==> run a <==
==> flow/design.v <==
module buck_v1_0 #(
  parameter model_data_width = 25,
  parameter model_decimal_width = 16
)(
  input aclk, 
  input resetn, 
  input clock_enable,
  input pwm, 
  input signed [model_data_width-1:0] input_voltage,
  input signed [model_data_width-1:0] period_inductor,
  input signed [model_data_width-1:0] period_capacitor,
  input signed [model_data_width-1:0] inverse_resistor,
  output reg signed [model_data_width-1:0] inductor_current,
  output signed [model_data_width-1:0] capacitor_current,
  output signed [model_data_width-1:0] output_current,
  output reg signed [model_data_width-1:0] output_voltage  
);
  wire signed [model_data_width-1:0] voltage_diff;  
  wire signed [(model_data_width*2)-1:0] voltage_diff_intl_2width;  
  wire signed [model_data_width-1:0] voltage_diff_intl;  
  wire signed [(model_data_width*2)-1:0] capacitor_current_intc_2width;  
  wire signed [model_data_width-1:0] capacitor_current_intc;  
  wire signed [(model_data_width*2)-1:0] output_current_2width;  
  assign voltage_diff = pwm? input_voltage - output_voltage: -output_voltage;
  assign voltage_diff_intl_2width = voltage_diff * period_inductor;
  assign voltage_diff_intl = voltage_diff_intl_2width >>> model_decimal_width;
  always @(posedge aclk)
    if (!resetn)
      inductor_current <= 0;
    else 
      if (clock_enable)
        inductor_current <= inductor_current + voltage_diff_intl;
  assign capacitor_current = inductor_current - output_current;
  assign capacitor_current_intc_2width = capacitor_current * period_capacitor;
  assign capacitor_current_intc = capacitor_current_intc_2width >>> model_decimal_width;
  always @(posedge aclk)
    if (!resetn)
      output_voltage <= 0;
    else 
      if (clock_enable)
        output_voltage <= output_voltage + capacitor_current_intc;
  assign output_current_2width = output_voltage * inverse_resistor;
  assign output_current = output_current_2width >>> model_decimal_width;
endmodule
==> flow/run.sh <==
#!/bin/bash
# the make line also repeats each setting of config.mk as NAME=value (left out here)
make -C /OpenROAD-flow-scripts/flow DESIGN_CONFIG=/design/flow/config.mk WORK_HOME=/design/flow/orfs CLKGATE_MAP_FILE= finish
==> flow/config.mk <==
export PLATFORM = sky130hd
export DESIGN_NAME = buck_v1_0
export DESIGN_NICKNAME = buck_v1_0
export VERILOG_FILES = /design/flow/design.v
export SDC_FILE = /design/flow/constraint.sdc
export NUM_CORES = 4
export LEC_CHECK = 0
export ABC_AREA = 0
export CAP_MARGIN = 15
export CORE_MARGIN = 2
export CORE_UTILIZATION = 72
export CTS_CLUSTER_DIAMETER = 299
export HOLD_SLACK_MARGIN = 0.29
export MAX_ROUTING_LAYER = met4
export SETUP_SLACK_MARGIN = -1.36
export SLEW_MARGIN = 20
==> flow/constraint.sdc <==
create_clock -name core_clock -period 14.1 [get_ports {aclk}]
set_input_delay 2.8200 -clock core_clock [delete_from_list [all_inputs] [get_ports {aclk}]]
set_output_delay 2.8200 -clock core_clock [all_outputs]
set_load 0.01 [all_outputs]
==> inputs of run b, as changes to run a <==
Settings changed: ABC_AREA 0 to unset, CAP_MARGIN 15 to 20, CORE_UTILIZATION 72 to 40, CTS_CLUSTER_DIAMETER 299 to unset, HOLD_SLACK_MARGIN 0.29 to unset, MAX_ROUTING_LAYER met4 to unset, SETUP_SLACK_MARGIN -1.36 to unset.
==> flow/constraint.sdc (replaced) <==
create_clock -name core_clock -period 28.0 [get_ports {aclk}]
set_input_delay 5.6000 -clock core_clock [delete_from_list [all_inputs] [get_ports {aclk}]]
set_output_delay 5.6000 -clock core_clock [all_outputs]
set_load 0.01 [all_outputs]
==> deck_impl_summary.md <==
Run Summary

Outcome
  – Violated layout checks: negative setup slack
  – Outcome: failed layout checks

STA
  – Final Worst Setup Slack: -5.230 ns
  – Final setup vio count: 44
# the run above: run a

==> deck_impl_summary.md <==
Run Summary

STA
  – Final Worst Setup Slack: 2.989 ns
  – Final setup vio count: 0

Floorplan
  – Top-Level Pins: slightly above 200
  – Die Y-Extent: just over 400 um

Drt
  – Routed via count divided by cell count: 5.077

Placed design
  – Placed standard-cell area: a little under 70000 um^2

Outcome
  – Outcome: finished clean

Yosys
  – Avg Inst Size Synth: approximately 9 um^2
# the run above: run b


---

==> job 3275: inputs <==
Starts from the design.v that is shown in full above.
clock: 14.1 ns
lec_check: 0
abc_area: 1
cap_margin: 15
core_margin: 2
core_utilization: 72
cts_cluster_diameter: 299
hold_slack_margin: 0.29
max_routing_layer: met4
setup_slack_margin: -1.36
slew_margin: 20
run.sh (not shown) runs the stock make flow with config.mk's settings and CLKGATE_MAP_FILE=.
==> job 8125: changes against job 3275 <==
- ABC_AREA: 1 -> not set
- CAP_MARGIN: 15 -> 20
- CORE_UTILIZATION: 72 -> 40
- CTS_CLUSTER_DIAMETER: 299 -> not set
- HOLD_SLACK_MARGIN: 0.29 -> not set
- MAX_ROUTING_LAYER: met4 -> not set
- SETUP_SLACK_MARGIN: -1.36 -> not set
==> flow/constraint.sdc (replaced) <==
create_clock -name core_clock -period 25.4 [get_ports {aclk}]
set_input_delay 5.0800 -clock core_clock [delete_from_list [all_inputs] [get_ports {aclk}]]
set_output_delay 5.0800 -clock core_clock [all_outputs]
set_load 0.01 [all_outputs]
==> impl_metrics.toml <==
# generated from flow reports
[outcome]
status = "complete, no violations"

[sta]
fin_ws_ps = 1463

[synth]
simple_gate_area_share_pct = 16.36
ys_top_cells_by_count = "1879 x inv_1, 1660 x fa_1, 999 x nand2_1"

[hold_path]
min_path_cells = 2
worstHoldStart = "output_voltage[20]$_SDFFE_PN0P_"

[clocking]
cts_setup_buffers = 0

[placement]
hpwlAfterDp_mm = 152.2

[die]
num_rows = 146

[global_route]
antenna_found_initial = 1

[cells_and_area]
comb_cells = 4945

[worst_setup_path]
rrSetupSlack_ps = 6500
Source of the figures above: job 8125

==> impl_metrics.toml <==
# generated from flow reports
[sta]
setup_viol = 29
fin_ws_ps = -3350

[synth]
simple_gate_area_share_pct = 16.88
ys_top_cells_by_count = "2488 x inv_1, 1883 x nand2_1, 1660 x fa_1"

[global_route]
antenna_found_initial = 4

[outcome]
status = "failed layout checks"
check-failures = "negative setup slack"

[die]
num_rows = 111

[hold_path]
min_path_cells = 4
worstHoldStart = "inductor_current[4]$_SDFFE_PN0P_"

[worst_setup_path]
rrSetupSlack_ps = -1330

[cells_and_area]
comb_cells = 5679

[clocking]
cts_setup_buffers = 40

[placement]
hpwlAfterDp_mm = 197.0
Source of the figures above: job 3275


---

==> inputs of exp/garnet <==
RTL: the design.v shown in full above, as it stands there.
make LEC_CHECK=0 CAP_MARGIN=40 CELL_PAD_IN_SITES_DETAIL_PLACEMENT=2 CORE_MARGIN=2 CORE_UTILIZATION=40 CTS_CLUSTER_SIZE=22 GPL_ROUTABILITY_DRIVEN=0 MAX_ROUTING_LAYER=met5 SLEW_MARGIN=20 finish   # period 16.9 ns
==> exp/quartz (differences from exp/garnet) <==
- CAP_MARGIN: 40 -> 20
- CELL_PAD_IN_SITES_DETAIL_PLACEMENT: 2 -> default
- CTS_CLUSTER_SIZE: 22 -> default
- MAX_ROUTING_LAYER: met5 -> met4
==> flow/constraint.sdc (replaced) <==
create_clock -name core_clock -period 28.0 [get_ports {aclk}]
set_input_delay 5.6000 -clock core_clock [delete_from_list [all_inputs] [get_ports {aclk}]]
set_output_delay 5.6000 -clock core_clock [all_outputs]
set_load 0.01 [all_outputs]
==> exp/indigo (differences from exp/garnet) <==
- CAP_MARGIN: 40 -> 10
- CELL_PAD_IN_SITES_DETAIL_PLACEMENT: 2 -> default
- CORE_UTILIZATION: 40 -> 70
- CTS_CLUSTER_DIAMETER: default -> 364
- CTS_CLUSTER_SIZE: 22 -> 41
- GPL_ROUTABILITY_DRIVEN: 0 -> default
- HOLD_SLACK_MARGIN: default -> -0.08
- MAX_ROUTING_LAYER: met5 -> default
- SETUP_SLACK_MARGIN: default -> -1.34
==> flow/constraint.sdc (replaced) <==
create_clock -name core_clock -period 13.7 [get_ports {aclk}]
set_input_delay 2.7400 -clock core_clock [delete_from_list [all_inputs] [get_ports {aclk}]]
set_output_delay 2.7400 -clock core_clock [all_outputs]
set_load 0.01 [all_outputs]
==> notes <==
- exp/indigo finished but failed the layout checks on setup timing. exp/quartz finished clean. exp/garnet died in global routing on GRT-0116.
- Clock skew: exp/indigo is higher than exp/quartz (5.8 ps).
- Count of clock-buffer cells in the layout is the same in exp/quartz and exp/indigo.
- Sequential cell count is the same in exp/indigo and exp/quartz.
- Against exp/quartz, the routed wire length of exp/indigo is smaller by about 7%.
- In synthesized area, exp/quartz and exp/garnet do not differ.
- Between exp/quartz and exp/indigo, the lower core utilization is in exp/quartz (gap 39 points).
- Die area: exp/indigo is lower than exp/quartz (about 40%).
- Critical path depth: exp/indigo is higher than exp/quartz (1).

---

==> inputs of job 7422 <==
// buck_v1_0: RTL as listed in full above, without the edits since
clock: 16.4 ns
lec_check: 0
abc_area: 1
cap_margin: 20
core_margin: 2
core_utilization: 68
cts_cluster_diameter: 372
cts_cluster_size: 98
place_density: 0.39
slew_margin: 20
tns_end_percent: 30
==> job 8472 (differences from job 7422) <==
ABC_AREA = not set   (was 1)
CORE_UTILIZATION = 65   (was 68)
CTS_CLUSTER_DIAMETER = 362   (was 372)
CTS_CLUSTER_SIZE = 100   (was 98)
PLACE_DENSITY = not set   (was 0.39)
TNS_END_PERCENT = not set   (was 30)
==> flow/constraint.sdc (replaced) <==
create_clock -name core_clock -period 42.3 [get_ports {aclk}]
set_input_delay 8.4600 -clock core_clock [delete_from_list [all_inputs] [get_ports {aclk}]]
set_output_delay 8.4600 -clock core_clock [all_outputs]
set_load 0.01 [all_outputs]
==> job 9054 (differences from job 7422) <==
CORE_ASPECT_RATIO = 1.55   (was not set)
CORE_UTILIZATION = 69   (was 68)
CTS_CLUSTER_DIAMETER = 400   (was 372)
CTS_CLUSTER_SIZE = 100   (was 98)
PLACE_DENSITY = 0.35   (was 0.39)
TNS_END_PERCENT = 5   (was 30)
==> flow/constraint.sdc (replaced) <==
create_clock -name core_clock -period 20.0 [get_ports {aclk}]
set_input_delay 4.0000 -clock core_clock [delete_from_list [all_inputs] [get_ports {aclk}]]
set_output_delay 4.0000 -clock core_clock [all_outputs]
set_load 0.01 [all_outputs]
==> notes <==
- Job 9054 completed without violations. Job 8472 finished clean. Job 7422 finished but fails on setup timing.
- Critical path depth, highest first: job 7422, job 9054, job 8472.
- The highest first-iteration DRC count belongs to job 7422, the lowest to job 8472.
- Die size: job 8472 > job 7422 > job 9054.
- Against job 8472, the area after synthesis of job 7422 is higher by about 4%.
- In job 9054 the clock skew is higher than in job 7422, by 6.1 ps.
- Against job 7422, the wire length of job 9054 is smaller by about 5%.
- The highest utilization belongs to job 7422, the lowest to job 8472.
- The highest final area belongs to job 7422, the lowest to job 8472.

---

==> inputs of wip/pepper <==
RTL: the design.v shown in full above, as it stands there.
make LEC_CHECK=0 ABC_AREA=1 CAP_MARGIN=0 CELL_PAD_IN_SITES_GLOBAL_PLACEMENT=1 CORE_MARGIN=2 CORE_UTILIZATION=54 CTS_CLUSTER_DIAMETER=230 CTS_CLUSTER_SIZE=99 GPL_ROUTABILITY_DRIVEN=0 MIN_ROUTING_LAYER=met1 PLACE_DENSITY_LB_ADDON=0.16 SLEW_MARGIN=20 TNS_END_PERCENT=35 finish   # period 19.4 ns
==> wip/xenon (differences from wip/pepper) <==
- CELL_PAD_IN_SITES_DETAIL_PLACEMENT: unset -> 2
- CELL_PAD_IN_SITES_GLOBAL_PLACEMENT: 1 -> 2
- CTS_CLUSTER_DIAMETER: 230 -> 297
- CTS_CLUSTER_SIZE: 99 -> unset
- GPL_ROUTABILITY_DRIVEN: 0 -> 1
- GPL_TIMING_DRIVEN: unset -> 0
- HOLD_SLACK_MARGIN: unset -> 0.19
- MAX_ROUTING_LAYER: unset -> met4
- SETUP_SLACK_MARGIN: unset -> 0.93
- TNS_END_PERCENT: 35 -> 80
==> results <==
In synthesized cell count, wip/xenon and wip/pepper do not differ.
In die area, wip/xenon and wip/pepper do not differ.
Area after synthesis is the same in wip/xenon and wip/pepper.
wip/pepper produced a clean layout. wip/xenon did not get past global placement.
==> figures <==
| item | wip/pepper | wip/xenon |
|---|---|---|
| I/O pins | 204 | 204 |
| Flip-flop and latch count after synthesis | 50 | 50 |
| Number of flops mapped to enable cells by yosys | 0 | 0 |
| Yosys Instances | 8,586 | 8,586 |
| Netlist area before placement | 0.0667 sq mm | 0.0667 sq mm |
| Area share of the largest cell type after synthesis | 49.8% | 49.8% |
| Multiplexer area fraction after synthesis | 0% | 0% |
| Mean instance size in the synthesized netlist | 7.76 sq um | 7.76 sq um |
| Run status | no timing/DRC/antenna violations | did not finish |
| Failing step | - | global placement |
| Most used standard cell by instance count after synthesis | inv_1 | inv_1 |
| Post-synthesis compound-gate area fraction | 4.42% | 4.42% |
| Post-synthesis net count | 10,800 | 10,800 |
| Height of the chip | 355 um | 355 um |
| Async set or reset register ratio after synthesis | 0% | 0% |
| Synth Instances | 8,586 | 8,586 |
| Row count | 128 | 128 |
| Area figure in the yosys stat output | 0.0667 sq mm | 0.0667 sq mm |

---

==> build 58 <==
// buck_v1_0: RTL as listed in full above, without the edits since
Settings: LEC_CHECK=0, ABC_AREA=1, CAP_MARGIN=20, CORE_MARGIN=2, CORE_UTILIZATION=71, CTS_CLUSTER_DIAMETER=271, CTS_CLUSTER_SIZE=36, HOLD_SLACK_MARGIN=0.29, MAX_ROUTING_LAYER=met4, PLACE_DENSITY_LB_ADDON=0.11, SETUP_SLACK_MARGIN=-0.69, SLEW_MARGIN=20; clock period 14.3 ns.
==> inputs of build 10, as changes to build 58 <==
- ABC_AREA: 1 -> default
- CORE_UTILIZATION: 71 -> 72
- HOLD_SLACK_MARGIN: 0.29 -> 0.3
- PLACE_DENSITY_LB_ADDON: 0.11 -> 0.04
- SETUP_SLACK_MARGIN: -0.69 -> 4.12
==> inputs of trial 89, as changes to build 58 <==
- ABC_AREA: 1 -> default
- CORE_ASPECT_RATIO: default -> 0.5
- CORE_UTILIZATION: 71 -> 23
- CTS_CLUSTER_DIAMETER: 271 -> default
- CTS_CLUSTER_SIZE: 36 -> 11
- HOLD_SLACK_MARGIN: 0.29 -> default
- MAX_ROUTING_LAYER: met4 -> default
- PLACE_DENSITY: default -> 0.78
- PLACE_DENSITY_LB_ADDON: 0.11 -> default
- SETUP_SLACK_MARGIN: -0.69 -> default
==> flow/constraint.sdc (replaced) <==
create_clock -name core_clock -period 28.0 [get_ports {aclk}]
set_input_delay 5.6000 -clock core_clock [delete_from_list [all_inputs] [get_ports {aclk}]]
set_output_delay 5.6000 -clock core_clock [all_outputs]
set_load 0.01 [all_outputs]
==> inputs of trial 46, as changes to build 58 <==
- ABC_AREA: 1 -> 0
- CAP_MARGIN: 20 -> 15
- CORE_UTILIZATION: 71 -> 72
- CTS_CLUSTER_DIAMETER: 271 -> 299
- CTS_CLUSTER_SIZE: 36 -> default
- PLACE_DENSITY_LB_ADDON: 0.11 -> default
- SETUP_SLACK_MARGIN: -0.69 -> 3.66
==> flow/constraint.sdc (replaced) <==
create_clock -name core_clock -period 14.1 [get_ports {aclk}]
set_input_delay 2.8200 -clock core_clock [delete_from_list [all_inputs] [get_ports {aclk}]]
set_output_delay 2.8200 -clock core_clock [all_outputs]
set_load 0.01 [all_outputs]
==> reports/notes.md <==
- outcome: finished with violations
- worst r2r dst: output_voltage[24]$_SDFFE_PN0P_
- Violated Checks: setup timing
- aoi share: 4.024%
- syn_area_per_cell: 8.881 um^2
- detailed-route wire length per cell: 21.09 um
- crit path capture: output_voltage[24]$_SDFFE_PN0P_
- global-route track usage on met3: 9.926%
- Final WS setup: -5.328 ns
- final count of negative-setup-slack endpoints: 30
- final-stage net count: 10090
- Achievable Freq: 0.05095 GHz
- combinational fraction of the cell area: 75.68%
- area added between synthesis and finish: 18.58%
- Global Route met1 Usage: 56.19%
- met2 track demand over resource: 67.84%
- worst-path cell with the longest stage delay: sky130_fd_sc_hd__fa_1
- count of inverters other than clock inverters in the layout: 1882
- Net Count, Synth: 9456
-- figures above: build 10

==> reports/notes.md <==
- worst r2r dst: output_voltage[24]$_SDFFE_PN0P_
- outcome: finished clean
- count of inverters other than clock inverters in the layout: 1882
- crit path capture: output_voltage[24]$_SDFFE_PN0P_
- global-route track usage on met3: 1.834%
- area added between synthesis and finish: 10.49%
- detailed-route wire length per cell: 16.43 um
- Final WS setup: 3.416 ns
- final-stage net count: 9438
- aoi share: 4.024%
- combinational fraction of the cell area: 77.79%
-- figures above: trial 89

==> reports/notes.md <==
- Violated Checks: setup timing
- global-route track usage on met3: 10.15%
- count of inverters other than clock inverters in the layout: 1882
- outcome: finished with violations
- worst-path cell with the longest stage delay: sky130_fd_sc_hd__fa_1
- Final WS setup: -5.929 ns
- final count of negative-setup-slack endpoints: 33
- aoi share: 4.024%
- Global Route met1 Usage: 57.16%
-- figures above: trial 46

==> reports/notes.md <==
- outcome: finished with violations
- Violated Checks: setup timing
- Final WS setup: -3.369 ns
- aoi share: 4.424%
- Net Count, Synth: 10830
- syn_area_per_cell: 7.765 um^2
- area added between synthesis and finish: 17.96%
- worst-path cell with the longest stage delay: sky130_fd_sc_hd__fa_1
- worst r2r dst: output_voltage[21]$_SDFFE_PN0P_
- final count of negative-setup-slack endpoints: 28
- crit path capture: output_voltage[21]$_SDFFE_PN0P_
- combinational fraction of the cell area: 73.12%
- met2 track demand over resource: 77.84%
- final-stage net count: 11550
-- figures above: build 58

